Design subbytes, start of the top module:
module subbytes#(
    parameter SBOX_WIDTH = 8,
    parameter SBOX_DEPTH = 256,
    parameter DATA_WIDTH = 16
)(
    input clk,
    input reset_n,
    input sbox_valid, 
    input [SBOX_WIDTH-1:0] sbox_out,
    input tvalid,
    input [DATA_WIDTH-1:0] in,       
    output reg valid,
    output reg [DATA_WIDTH-1:0] out       
);
Size in the first run: roughly 2100 flip-flops, roughly 45 I/O pins, about 0.098 mm^2 of cells after synthesis.
export LEC_CHECK = 0
export CAP_MARGIN = 25
export CELL_PAD_IN_SITES_GLOBAL_PLACEMENT = 0
export CORE_ASPECT_RATIO = 0.8
export CORE_MARGIN = 6
export CORE_UTILIZATION = 70
export CTS_CLUSTER_SIZE = 14
export GPL_TIMING_DRIVEN = 1
export MAX_ROUTING_LAYER = met5
export MIN_ROUTING_LAYER = met1
export PLACE_DENSITY_LB_ADDON = 0.06
export SETUP_SLACK_MARGIN = 0.45
export SLEW_MARGIN = 35
create_clock -name core_clock -period 3.32 [get_ports {clk}]
run.sh (not shown) runs the stock make flow with config.mk's settings and CLKGATE_MAP_FILE=.
The baseline ran to the end with no violations.
==> next run, changes <==
==> flow/config.mk (replaced) <==
export PLATFORM = sky130hd
export DESIGN_NAME = subbytes
export DESIGN_NICKNAME = subbytes
export VERILOG_FILES = /design/flow/design.v
export SDC_FILE = /design/flow/constraint.sdc
export NUM_CORES = 4
export LEC_CHECK = 0
export CAP_MARGIN = 20
export CORE_MARGIN = 2
export CORE_UTILIZATION = 15
export PLACE_DENSITY = 0.6
export SLEW_MARGIN = 20
==> flow/constraint.sdc (replaced) <==
create_clock -name core_clock -period 5.84 [get_ports {clk}]
set_input_delay 1.1680 -clock core_clock [delete_from_list [all_inputs] [get_ports {clk}]]
set_output_delay 1.1680 -clock core_clock [all_outputs]
set_load 0.01 [all_outputs]
Effect:
- global-route usage came out lower by 37 points
- die size came out higher to 4.4 times its value
- non-clock buffer count came out lower by 825
- total power came out lower by about 43%
- clock-buffer cell count came out higher by 19
- via count came out lower by about 12%
- worst setup slack improves by 0.97 ns
- sequential share of layout area came out lower by 0.67 points
==> next run, changes <==
--- a/flow/config.mk
+++ b/flow/config.mk
@@ -8,5 +8,5 @@
 export CAP_MARGIN = 20
 export CORE_MARGIN = 2
-export CORE_UTILIZATION = 15
+export CORE_UTILIZATION = 45
 export PLACE_DENSITY = 0.6
 export SLEW_MARGIN = 20
Setup slack is better by 0.22 ns; global-route usage grows by 20 points; combinational power is about the same; via count barely changes; clock power rises by a few percent; final area decreases by a few percent; clock skew falls by 0.011 ns; power increases slightly; non-clock buffer count grows by 37; utilization climbs by 33 points.
==> next run, changes <==
--- a/flow/config.mk
+++ b/flow/config.mk
@@ -8,5 +8,7 @@
 export CAP_MARGIN = 20
 export CORE_MARGIN = 2
-export CORE_UTILIZATION = 45
-export PLACE_DENSITY = 0.6
+export CORE_UTILIZATION = 72
+export CTS_CLUSTER_SIZE = 13
+export PLACE_DENSITY_LB_ADDON = 0.03
+export SETUP_SLACK_MARGIN = 0.45
 export SLEW_MARGIN = 20
==> flow/constraint.sdc (replaced) <==
create_clock -name core_clock -period 3.24 [get_ports {clk}]
set_input_delay 0.6480 -clock core_clock [delete_from_list [all_inputs] [get_ports {clk}]]
set_output_delay 0.6480 -clock core_clock [all_outputs]
set_load 0.01 [all_outputs]
Sequential share of layout area goes down by 2.5 points. Die area falls by about 37%. Clock power went up by 65%. Design area climbs by 4.7%. Cell count shrinks by about 3.3%. Total power goes up by 77%. Synthesized area does not change. Non-clock buffer count rises by 820. Count of clock-buffer cells in the layout came out higher by 6. Sequential power is higher by about 80%. Wire length went up by 3.8%.
==> next run, changes <==
--- a/flow/config.mk
+++ b/flow/config.mk
@@ -9,6 +9,5 @@
 export CORE_MARGIN = 2
 export CORE_UTILIZATION = 72
-export CTS_CLUSTER_SIZE = 13
-export PLACE_DENSITY_LB_ADDON = 0.03
-export SETUP_SLACK_MARGIN = 0.45
+export PLACE_DENSITY = 0.6
+export SETUP_SLACK_MARGIN = 0.37
 export SLEW_MARGIN = 20
==> flow/constraint.sdc (replaced) <==
create_clock -name core_clock -period 3.25 [get_ports {clk}]
set_input_delay 0.6500 -clock core_clock [delete_from_list [all_inputs] [get_ports {clk}]]
set_output_delay 0.6500 -clock core_clock [all_outputs]
set_load 0.01 [all_outputs]
Worst hold slack gets worse by 0.14 ns.
Total power rose slightly.
Utilization grows by 0.25 points.


Starting RTL as in the previous note.
clock: 4.13 ns
lec_check: 0
cap_margin: 20
core_margin: 2
core_utilization: 61
place_density: 0.6
slew_margin: 20
Edit:
- CORE_UTILIZATION: 61 -> 72
- PLACE_DENSITY: 0.6 -> not set
- PLACE_DENSITY_LB_ADDON: not set -> 0.0
- SETUP_SLACK_MARGIN: not set -> 1.01
- clock period: 4.13 -> 3.39 ns (I/O delays scaled with it)
What happened:
- The new run completed with no timing, DRC or antenna violations
- final cell count fell by about 0.6%
- non-clock buffer count rose by 314
- final area rose by 4.6%
- utilization rose by 17 points
- die size fell by 15%
- worst hold slack is better by 210 ps
Edit:
- CAP_MARGIN: 20 -> 25
- CELL_PAD_IN_SITES_GLOBAL_PLACEMENT: not set -> 0
- CORE_ASPECT_RATIO: not set -> 0.8
- CTS_CLUSTER_SIZE: not set -> 14
- GPL_TIMING_DRIVEN: not set -> 1
- MAX_ROUTING_LAYER: not set -> met5
- MIN_ROUTING_LAYER: not set -> met1
- PLACE_DENSITY_LB_ADDON: 0.0 -> 0.06
- SETUP_SLACK_MARGIN: 1.01 -> 0.45
- SLEW_MARGIN: 20 -> 35
- clock period: 3.39 -> 3.24 ns (I/O delays scaled with it)
Outcome: The changed run completed without violations. Global-route usage came out lower by 0.36 points. Setup slack degrades by 500 ps. Wire length came out lower by 3.0%. Worst hold slack degrades by 160 ps. Sequential share of layout area came out higher by 0.81 points. Core utilization came out lower by 1.5 points. Final cell count came out higher by 0.85%.
Edit:
- CAP_MARGIN: 25 -> 20
- CELL_PAD_IN_SITES_GLOBAL_PLACEMENT: 0 -> not set
- CORE_ASPECT_RATIO: 0.8 -> not set
- CORE_UTILIZATION: 72 -> 70
- CTS_CLUSTER_SIZE: 14 -> not set
- GPL_TIMING_DRIVEN: 1 -> not set
- MAX_ROUTING_LAYER: met5 -> not set
- MIN_ROUTING_LAYER: met1 -> not set
- PLACE_DENSITY_LB_ADDON: 0.06 -> not set
- SETUP_SLACK_MARGIN: 0.45 -> 1.01
- SLEW_MARGIN: 35 -> 20
- clock period: 3.24 -> 3.61 ns (I/O delays scaled with it)
- total power falls by 8.0%
- wire length stays flat
- worst setup slack is better by 500 ps
- worst hold slack is worse by 110 ps


main:
The RTL this note starts from:
==> flow/design.v <==
module subbytes#(
    parameter SBOX_WIDTH = 8,
    parameter SBOX_DEPTH = 256,
    parameter DATA_WIDTH = 16
)(
    input clk,
    input reset_n,
    input sbox_valid, 
    input [SBOX_WIDTH-1:0] sbox_out,
    input tvalid,
    input [DATA_WIDTH-1:0] in,       
    output reg valid,
    output reg [DATA_WIDTH-1:0] out       
);
    localparam NUM_BYTES = DATA_WIDTH / 8;
    reg [7:0] index;
    reg sbox_ready;
    reg [7:0] sbox_slice [0:NUM_BYTES-1][0:255];
    integer i;
    genvar g;
    always @(posedge clk or negedge reset_n) begin
        if (!reset_n) begin
            index <= 0;
            sbox_ready <= 0;
        end else if (sbox_valid && !sbox_ready) begin
            index <= index + 1;
            if (index == SBOX_DEPTH - 1) sbox_ready <= 1;
        end
    end
    generate
        for (g = 0; g < NUM_BYTES; g = g + 1) begin : MEM_WRITE
            always @(posedge clk) begin
                if (sbox_valid && !sbox_ready) begin
                    sbox_slice[g][index] <= sbox_out;
                end
            end
        end
    endgenerate
    wire [7:0] ram_read_data [0:NUM_BYTES-1];
    generate
        for (g = 0; g < NUM_BYTES; g = g + 1) begin : MEM_ASYNC_READ
            assign ram_read_data[g] = sbox_slice[g][in[g*8 +: 8]];
        end
    endgenerate
    always @(posedge clk or negedge reset_n) begin
        if (!reset_n) begin
            valid <= 0;
            out <= 0;
        end else begin
            if (tvalid && sbox_ready) valid <= 1;
            else valid <= 0;
            if (tvalid && sbox_ready) begin
                for (i = 0; i < NUM_BYTES; i = i + 1) begin
                    out[i*8 +: 8] <= ram_read_data[i];
                end
            end
        end
    end
endmodule
clock: 3.24 ns
lec_check: 0
abc_area: 1
cap_margin: 25
cell_pad_in_sites_global_placement: 0
core_aspect_ratio: 0.8
core_margin: 2
core_utilization: 72
cts_cluster_diameter: 331
cts_cluster_size: 14
gpl_routability_driven: 0
gpl_timing_driven: 1
max_routing_layer: met5
min_routing_layer: met1
place_density_lb_addon: 0.06
setup_slack_margin: 0.45
slew_margin: 35
Changes in the feature branch relative to main:
# main
export LEC_CHECK = 0
export ABC_AREA = 1
export CAP_MARGIN = 25
export CELL_PAD_IN_SITES_GLOBAL_PLACEMENT = 0
export CORE_ASPECT_RATIO = 0.8
export CORE_MARGIN = 2
export CORE_UTILIZATION = 72
export CTS_CLUSTER_DIAMETER = 331
export CTS_CLUSTER_SIZE = 14
export GPL_ROUTABILITY_DRIVEN = 0
export GPL_TIMING_DRIVEN = 1
export MAX_ROUTING_LAYER = met5
export MIN_ROUTING_LAYER = met1
export PLACE_DENSITY_LB_ADDON = 0.06
export SETUP_SLACK_MARGIN = 0.45
export SLEW_MARGIN = 35
create_clock -name core_clock -period 3.24 [get_ports {clk}]
# the feature branch
export LEC_CHECK = 0
export ABC_AREA = 1
export CAP_MARGIN = 20
export CORE_MARGIN = 2
export CORE_UTILIZATION = 62
export CTS_CLUSTER_DIAMETER = 346
export PLACE_DENSITY = 0.4
export SLEW_MARGIN = 20
create_clock -name core_clock -period 5.29 [get_ports {clk}]
Results
Re highest ir drop seen on vdd: main was higher than the feature branch.
Going from main to the feature branch, the portion of the layout cell area used by clock cells was found to have gone up by 2.3 points.
Summary of the feature branch over main: cell count stayed essentially flat; overall power fell by 18000 uW; overall routed net length rose by 0.44%.
| number of detailed-routing iterations run before antenna repair | higher: main |
The feature branch against main: signed area change from the synthesized netlist to the final layout decreased 1.1 points; worst path required time increased 2.04 ns.
No activity file was given, so power comes from the tool's default toggle rates.
